== onyx ==
// SP_wocg
module SP_wocg(
	clk,
	rst_n,
	in_valid,
	in_data,
	in_mode,
	out_valid,
	out_data
);
Size in the first run: ~520 flip-flops, about 60000 µm² of cells after synthesis.
Settings: LEC_CHECK=0, CAP_MARGIN=10, CELL_PAD_IN_SITES_GLOBAL_PLACEMENT=1, CORE_MARGIN=2, CORE_UTILIZATION=70, PLACE_DENSITY_LB_ADDON=0.04, SETUP_SLACK_MARGIN=-0.43, SLEW_MARGIN=20, SYNTH_MEMORY_MAX_BITS=16384; clock period 5.1 ns.
run.sh (not shown) runs the stock make flow with config.mk's settings and CLKGATE_MAP_FILE=.
In the summary table, onyx is marked failed, with error FLW-0024 raised in global placement without I/O (3_1_place_gp_skip_io).
--- input diff onyx..lagoon ---
# onyx
export LEC_CHECK = 0
export CAP_MARGIN = 10
export CELL_PAD_IN_SITES_GLOBAL_PLACEMENT = 1
export CORE_MARGIN = 2
export CORE_UTILIZATION = 70
export PLACE_DENSITY_LB_ADDON = 0.04
export SETUP_SLACK_MARGIN = -0.43
export SLEW_MARGIN = 20
export SYNTH_MEMORY_MAX_BITS = 16384
create_clock -name core_clock -period 5.1 [get_ports {clk}]
# lagoon
export LEC_CHECK = 0
export CAP_MARGIN = 10
export CELL_PAD_IN_SITES_GLOBAL_PLACEMENT = 1
export CORE_MARGIN = 2
export CORE_UTILIZATION = 63
export PLACE_DENSITY_LB_ADDON = 0.04
export SETUP_SLACK_MARGIN = 0.97
export SLEW_MARGIN = 20
export SYNTH_MEMORY_MAX_BITS = 16384
create_clock -name core_clock -period 6.64 [get_ports {clk}]
Results
- lagoon ran to completion and came out clean on the timing, DRC and antenna checks.
- From onyx to lagoon, simple-gate share of the synthesized area did not move at all.
- Diff lagoon..onyx | net count of the mapped netlist | unchanged
- Area after synthesis: onyx vs lagoon identical
- onyx -> lagoon: post-synth area from yosys stat flat
- Number of core rows (lower): onyx
- Async set or reset register ratio after synthesis came out exactly the same in lagoon and onyx.
- Comparing lagoon against onyx, there is no change at all in AND-OR/OR-AND share of the synthesized area.
- Relative to onyx, the core outline area measured on lagoon has increased by more than 10%.
- Summary of lagoon over onyx: die outline height rose by 16 µm, die size now larger.
The following lists how tundra was set up differently from lagoon:
# lagoon
export LEC_CHECK = 0
export CAP_MARGIN = 10
export CELL_PAD_IN_SITES_GLOBAL_PLACEMENT = 1
export CORE_MARGIN = 2
export CORE_UTILIZATION = 63
export PLACE_DENSITY_LB_ADDON = 0.04
export SETUP_SLACK_MARGIN = 0.97
export SLEW_MARGIN = 20
export SYNTH_MEMORY_MAX_BITS = 16384
create_clock -name core_clock -period 6.64 [get_ports {clk}]
# tundra
export LEC_CHECK = 0
export ABC_AREA = 1
export CAP_MARGIN = 10
export CELL_PAD_IN_SITES_DETAIL_PLACEMENT = 0
export CELL_PAD_IN_SITES_GLOBAL_PLACEMENT = 3
export CORE_ASPECT_RATIO = 0.66
export CORE_MARGIN = 7
export CORE_UTILIZATION = 63
export CTS_CLUSTER_DIAMETER = 276
export MAX_ROUTING_LAYER = met4
export PLACE_DENSITY_LB_ADDON = 0.04
export SETUP_SLACK_MARGIN = 0.97
export SLEW_MARGIN = 20
export SYNTH_MEMORY_MAX_BITS = 16384
export TNS_END_PERCENT = 15
create_clock -name core_clock -period 6.64 [get_ports {clk}]
## What came out
As of tundra, mean cell area of the mapped netlist had fallen by more than 10% compared to lagoon. Looking at gate count of the mapped netlist, tundra sits about 23% above lagoon. tundra: FLW-0024 in global placement without I/O (3_1_place_gp_skip_io) -> run aborted. tundra ended with less height of the chip than lagoon. Number of library cell types mapped by synthesis in tundra vs lagoon: down 43%. In the reports for lagoon and tundra, the smaller standard cell core area belongs to lagoon.
#### Input delta (zinc over tundra)
# tundra
export LEC_CHECK = 0
export ABC_AREA = 1
export CAP_MARGIN = 10
export CELL_PAD_IN_SITES_DETAIL_PLACEMENT = 0
export CELL_PAD_IN_SITES_GLOBAL_PLACEMENT = 3
export CORE_ASPECT_RATIO = 0.66
export CORE_MARGIN = 7
export CORE_UTILIZATION = 63
export CTS_CLUSTER_DIAMETER = 276
export MAX_ROUTING_LAYER = met4
export PLACE_DENSITY_LB_ADDON = 0.04
export SETUP_SLACK_MARGIN = 0.97
export SLEW_MARGIN = 20
export SYNTH_MEMORY_MAX_BITS = 16384
export TNS_END_PERCENT = 15
create_clock -name core_clock -period 6.64 [get_ports {clk}]
# zinc
export LEC_CHECK = 0
export CAP_MARGIN = 10
export CELL_PAD_IN_SITES_GLOBAL_PLACEMENT = 1
export CORE_MARGIN = 2
export CORE_UTILIZATION = 70
export CTS_CLUSTER_SIZE = 34
export PLACE_DENSITY = 0.65
export SETUP_SLACK_MARGIN = 0.97
export SLEW_MARGIN = 20
export SYNTH_MEMORY_MAX_BITS = 16384
create_clock -name core_clock -period 6.64 [get_ports {clk}]
Notes after the runs:
Status(zinc) = ERROR, stage = global placement without I/O (3_1_place_gp_skip_io)
zinc against tundra: number of nets at floorplan went down, area share of fa/ha/maj cells after synthesis stayed essentially flat, area figure in the yosys stat output now smaller, die area fell by 16%, multiplexer fraction of the synthesized cell area rose by 6.4 points.
Diff zinc..tundra | parity-gate share of the synthesized area counting xor and xnor cells | negligible
zinc against tundra: overall die width down 25%; combined area of all synthesized cells shrank by about 0.56%.
The proportion of synthesized chip area in sequential cells was comparable across zinc and tundra.
Against tundra, zinc reports a synthesized cell count that is lower.


== run 1 ==
Starting RTL as in the previous note.
==> flow/config.mk <==
export PLATFORM = sky130hd
export DESIGN_NAME = SP_wocg
export DESIGN_NICKNAME = SP_wocg
export VERILOG_FILES = /design/flow/design.v
export SDC_FILE = /design/flow/constraint.sdc
export NUM_CORES = 4
export LEC_CHECK = 0
export ABC_AREA = 1
export CAP_MARGIN = 10
export CELL_PAD_IN_SITES_GLOBAL_PLACEMENT = 0
export CORE_MARGIN = 2
export CORE_UTILIZATION = 72
export CTS_CLUSTER_DIAMETER = 188
export CTS_CLUSTER_SIZE = 80
export HOLD_SLACK_MARGIN = 0.3
export PLACE_DENSITY_LB_ADDON = 0.2
export SETUP_SLACK_MARGIN = 1.23
export SLEW_MARGIN = 20
export SYNTH_MEMORY_MAX_BITS = 16384
==> flow/constraint.sdc <==
create_clock -name core_clock -period 5.07 [get_ports {clk}]
set_input_delay 1.0140 -clock core_clock [delete_from_list [all_inputs] [get_ports {clk}]]
set_output_delay 1.0140 -clock core_clock [all_outputs]
set_load 0.01 [all_outputs]
Run 1: it failed with a tool error in 5_1_grt, so there are no final results.
Inputs modified between run 1 and run 2:
- CTS_CLUSTER_SIZE removed (was 80)
- SETUP_SLACK_MARGIN removed (was 1.23)
- ABC_AREA removed (was 1)
- CTS_CLUSTER_DIAMETER removed (was 188)
- CAP_MARGIN changed from 10 to 20
- HOLD_SLACK_MARGIN removed (was 0.3)
- CORE_UTILIZATION changed from 72 to 70
- CELL_PAD_IN_SITES_GLOBAL_PLACEMENT removed (was 0)
- PLACE_DENSITY_LB_ADDON removed (was 0.2)
- the clock period (ns, I/O delays scaled along) changed from 5.07 to 6.3
==> results <==
- No stage failed in run 2, and the final checks on the layout all came back clean.
- Compared with run 1, run 2 shows cell area after technology mapping lower by about 0.56%.
- Against run 1, run 2 comes in about 20% lower on cell count after placement.
- Relative to run 1, the die height of run 2 is higher by 1.1%.
- There was hardly any difference in xor/xnor share of the synthesized area between run 2 and run 1.
- Run 2 against run 1: async set-reset flop share out of synthesis closely matched the old numbers, horizontal die dimension up 1.1%.
## Diff of input files: run 3 against run 2
- CORE_UTILIZATION changed from 70 to 72
- the clock period (ns, I/O delays scaled along) changed from 6.3 to 6.72
Results
Run 3 went all the way through the flow, and no timing, DRC or antenna check failed.
Summary — area overhead of the layout relative to synthesis, run 3 relative to run 2: lower, by 2.2 points.
The count of vias placed by the detailed router reported for run 3 is greater than that of run 2 by 225.
Worst path arrival time in run 3 vs run 2: up 170 ps
Run 3 vs run 2: shortest period the worst path allows up in run 3
Run 3 — global-route usage 1.5 points higher, run 2 as reference
Input-level comparison between run 4 and run 3:
- swapping 72 for 70 in CORE_UTILIZATION
- swapping 6.72 for 6.35 in the clock period (ns, I/O delays scaled along)
- Compare run 3 and run 4 | number of H-tree levels lower: run 3
- Run 4 vs. run 3: standard-cell row count went up by about 2%.
- Average wire length per cell after detail routing is higher on run 3
- Run 4 vs run 3, highest net fanout along the worst path went down by 25.
- NOTE routed wire length run 3->run 4 decreased slightly
- Relative to run 3, run 4 degrades final area.
- Run 4 vs run 3 — die footprint rose 0.0024 mm^2.
- Setup slack was higher in the run labelled run 3.
--- input diff run 4..run 5 ---
- an added MAX_ROUTING_LAYER of met4
- a change of the clock period (ns, I/O delays scaled along) from 6.35 to 5.23
Run 5 did not run to completion, as it errored out during 5_1_grt. Run 5 against run 4: number of cell rows did not really move; area of the mapped netlist did not really move. Run 4 → run 5: total setup buffers inserted after CTS shows an increase of 262; pre-CTS setup slack shows a reduction of 510 ps. Changes observed in run 5 relative to run 4: area fraction in compound gates has remained practically unchanged, instance area after placement has increased. Sort run 4 and run 5 by count of instances resized after the clock tree is built, ascending, and run 4 comes first.
> inputs changed (run 5 -> run 6)
- clearing MAX_ROUTING_LAYER, which used to be met4
- swapping 70 for 69 in CORE_UTILIZATION
- swapping 5.23 for 7.58 in the clock period (ns, I/O delays scaled along)
==> results <==
- Run 5 and run 6 ended up with nearly the same post-synthesis chip area from yosys.
- Synthesized flop and latch total: run 5 vs run 6 identical
- Comparing run 6 against run 5, there is no change at all in multiplexer share of the synthesized area.
- Horizontal die dimension is higher on run 6
- Looking at the reports, run 6 completed the entire flow and the layout it produced met the timing, DRC and antenna checks.
